## mdc
module mdc (clk, rst_n, start, A, B, out, done);
input clk, rst_n, start;
input [7:0] A, B;
output reg [7:0] out;
output reg done;
reg [1:0] state;
reg [7:0] A_aux, B_aux;
localparam IDLE = 2'b00;
localparam SUBTRACT = 2'b01;
localparam FINISHED = 2'b10;
always @(posedge clk or negedge rst_n) begin
    if (!rst_n) begin
        state <= IDLE;
        out <= 0;
        done <= 0;
    end else begin
        done <= 0;
        case (state)
            IDLE: begin
                state <= IDLE;
                if (start) begin
                    state <= SUBTRACT;
                    A_aux <= A;
                    B_aux <= B;
                end
            end
            SUBTRACT: begin
                state <= SUBTRACT;
                if (A_aux > B_aux)
                    A_aux <= A_aux - B_aux;
                else if (B_aux > A_aux)
                    B_aux <= B_aux - A_aux;
                else
                    state <= FINISHED;
            end
            FINISHED: begin
                state <= IDLE;
                done <= 1;
                out <= A_aux;
            end
            default: state <= IDLE;
        endcase
    end
end
endmodule
For scale: ~28 flip-flops.
clock: 2.62 ns
lec_check: 0
cap_margin: 20
cell_pad_in_sites_detail_placement: 1
cell_pad_in_sites_global_placement: 0
core_margin: 8
core_utilization: 71
cts_buf_list: sky130_fd_sc_hd__clkbuf_16
cts_cluster_diameter: 356
gpl_routability_driven: 0
hold_slack_margin: -0.02
min_routing_layer: met2
place_density_lb_addon: 0.06
setup_slack_margin: 0.2
slew_margin: 15
run.sh (not shown) runs the stock make flow with config.mk's settings and CLKGATE_MAP_FILE=.
The baseline never finished: it broke off in 3_5_place_dp.
Then changed:
==> flow/config.mk (replaced) <==
export PLATFORM = sky130hd
export DESIGN_NAME = mdc
export DESIGN_NICKNAME = mdc
export VERILOG_FILES = /design/flow/design.v
export SDC_FILE = /design/flow/constraint.sdc
export NUM_CORES = 4
export LEC_CHECK = 0
export CAP_MARGIN = 20
export CORE_MARGIN = 2
export CORE_UTILIZATION = 31
export CTS_BUF_LIST = sky130_fd_sc_hd__clkbuf_16
export SLEW_MARGIN = 20
==> flow/constraint.sdc (replaced) <==
create_clock -name core_clock -period 2.85 [get_ports {clk}]
set_input_delay 0.5700 -clock core_clock [delete_from_list [all_inputs] [get_ports {clk}]]
set_output_delay 0.5700 -clock core_clock [all_outputs]
set_load 0.01 [all_outputs]
Effect:
- Now the flow completed without violations
- die size climbs by well over a third
- synthesized cell count stays the same
- area after synthesis does not change
Then changed:
--- a/flow/config.mk
+++ b/flow/config.mk
@@ -10 +10 @@
-export CORE_UTILIZATION = 31
+export CORE_UTILIZATION = 40
Routed wire length goes down by 2.6%.
Sequential power goes down by about 0.5%.
Core utilization goes up by 12 points.


mdc again, from the RTL that the note above started with.
make LEC_CHECK=0 ABC_AREA=1 CAP_MARGIN=20 CORE_MARGIN=2 CORE_UTILIZATION=68 CTS_BUF_LIST=sky130_fd_sc_hd__clkbuf_16 CTS_CLUSTER_DIAMETER=332 CTS_CLUSTER_SIZE=95 PLACE_DENSITY=0.36 SETUP_SLACK_MARGIN=0.37 SLEW_MARGIN=20 finish   # period 2.46 ns
Then changed:
--- a/flow/config.mk
+++ b/flow/config.mk
@@ -8,2 +8 @@
-export ABC_AREA = 1
-export CAP_MARGIN = 20
+export CAP_MARGIN = 40
@@ -13,4 +11,0 @@
-export CTS_CLUSTER_DIAMETER = 332
-export CTS_CLUSTER_SIZE = 95
-export PLACE_DENSITY = 0.36
-export SETUP_SLACK_MARGIN = 0.37
==> flow/constraint.sdc (replaced) <==
create_clock -name core_clock -period 2.12 [get_ports {clk}]
set_input_delay 0.4240 -clock core_clock [delete_from_list [all_inputs] [get_ports {clk}]]
set_output_delay 0.4240 -clock core_clock [all_outputs]
set_load 0.01 [all_outputs]
The new run never finished: it broke off in 4_1_cts; die area came out higher by 4.5%; synthesized area climbs by 4.8%; synthesized cell count went down by 17%.
Then changed:
--- a/flow/config.mk
+++ b/flow/config.mk
@@ -8 +8 @@
-export CAP_MARGIN = 40
+export CAP_MARGIN = 20
@@ -10 +10 @@
-export CORE_UTILIZATION = 68
+export CORE_UTILIZATION = 63
==> flow/constraint.sdc (replaced) <==
create_clock -name core_clock -period 2.27 [get_ports {clk}]
set_input_delay 0.4540 -clock core_clock [delete_from_list [all_inputs] [get_ports {clk}]]
set_output_delay 0.4540 -clock core_clock [all_outputs]
set_load 0.01 [all_outputs]
Result: The changed run passed the timing, DRC and antenna checks. Die area climbs by 7.4%. Area after synthesis does not change. Synthesized cell count does not change.
Then changed:
--- a/flow/config.mk
+++ b/flow/config.mk
@@ -10 +10 @@
-export CORE_UTILIZATION = 63
+export CORE_UTILIZATION = 68
@@ -11,0 +12 @@
+export CTS_CLUSTER_SIZE = 21
==> flow/constraint.sdc (replaced) <==
create_clock -name core_clock -period 2.15 [get_ports {clk}]
set_input_delay 0.4300 -clock core_clock [delete_from_list [all_inputs] [get_ports {clk}]]
set_output_delay 0.4300 -clock core_clock [all_outputs]
set_load 0.01 [all_outputs]
What happened: The changed run failed in 5_1_grt on DPL-0038; synthesized cell count is unchanged; area after synthesis stays the same; die size is lower by about 7%.
Then changed:
--- a/flow/config.mk
+++ b/flow/config.mk
@@ -10 +10 @@
-export CORE_UTILIZATION = 68
+export CORE_UTILIZATION = 40
@@ -12 +11,0 @@
-export CTS_CLUSTER_SIZE = 21
==> flow/constraint.sdc (replaced) <==
create_clock -name core_clock -period 4.0 [get_ports {clk}]
set_input_delay 0.8000 -clock core_clock [delete_from_list [all_inputs] [get_ports {clk}]]
set_output_delay 0.8000 -clock core_clock [all_outputs]
set_load 0.01 [all_outputs]
Effect:
- This time the run produced a clean layout
- die area is higher by 65%
- synthesized area is unchanged
- synthesized cell count stays the same
Then changed:
--- a/flow/config.mk
+++ b/flow/config.mk
@@ -11,0 +12,2 @@
+export CTS_CLUSTER_DIAMETER = 386
+export CTS_CLUSTER_SIZE = 100
@@ -12,0 +15 @@
+export TNS_END_PERCENT = 5
The changed run finished clean.
Sequential share of layout area does not change.
Power stays the same.
Die area does not change.


The RTL this note starts from:
==> flow/design.v <==
module mdc (clk, rst_n, start, A, B, out, done);
input clk, rst_n, start;
input [7:0] A, B;
output reg [7:0] out;
output reg done;
reg [1:0] state;
reg [7:0] A_aux, B_aux;
localparam IDLE = 2'b00;
localparam SUBTRACT = 2'b01;
localparam FINISHED = 2'b10;
always @(posedge clk or negedge rst_n) begin
    if (!rst_n) begin
        state <= IDLE;
        out <= 0;
        done <= 0;
    end else begin
        done <= 0;
        case (state)
            IDLE: begin
                state <= IDLE;
                if (start) begin
                    state <= SUBTRACT;
                    A_aux <= A;
                    B_aux <= B;
                end
            end
            SUBTRACT: begin
                state <= SUBTRACT;
                if (A_aux > B_aux)
                    A_aux <= A_aux - B_aux;
                else if (B_aux > A_aux)
                    B_aux <= B_aux - A_aux;
                else
                    state <= FINISHED;
            end
            FINISHED: begin
                state <= IDLE;
                done <= 1;
                out <= A_aux;
            end
            default: state <= IDLE;
        endcase
    end
end
endmodule
make LEC_CHECK=0 ABC_AREA=1 CAP_MARGIN=40 CORE_MARGIN=2 CORE_UTILIZATION=68 CTS_BUF_LIST=sky130_fd_sc_hd__clkbuf_16 CTS_CLUSTER_SIZE=89 GPL_TIMING_DRIVEN=1 HOLD_SLACK_MARGIN=0.24 SETUP_SLACK_MARGIN=-0.12 SLEW_MARGIN=20 finish   # period 1.76 ns
The baseline aborted during clock tree synthesis (4_1_cts), error DPL-0038.
==> next run, changes <==
Settings changed: HOLD_SLACK_MARGIN 0.24 to 0.29, SETUP_SLACK_MARGIN -0.12 to -0.13.
Clock period 1.76 ns to 1.89 ns, I/O delays scaled along.
Effect: The changed run produced a layout that fails on setup timing. Synthesized cell count is unchanged. Die size stays the same. Area after synthesis stays the same.
==> next run, changes <==
Settings changed: ABC_AREA 1 to default, CTS_CLUSTER_SIZE 89 to default, GPL_TIMING_DRIVEN 1 to default, HOLD_SLACK_MARGIN 0.29 to default, SETUP_SLACK_MARGIN -0.13 to default.
Clock period 1.89 ns to 2.15 ns, I/O delays scaled along.
The new run aborted during global routing (5_1_grt) (DPL-0038). Area after synthesis rises by 4.8%. Die area rises by 4.5%. Synthesized cell count falls by 17%.
==> next run, changes <==
Settings changed: CAP_MARGIN 40 to 20, CTS_CLUSTER_SIZE from default to 23.
Clock period 2.15 ns to 2.16 ns, I/O delays scaled along.
What happened:
- The changed run stopped in global routing (5_1_grt) on DPL-0038
- synthesized cell count is unchanged
- die size does not change
- area after synthesis stays the same
Power and IR drop assume default switching activity.
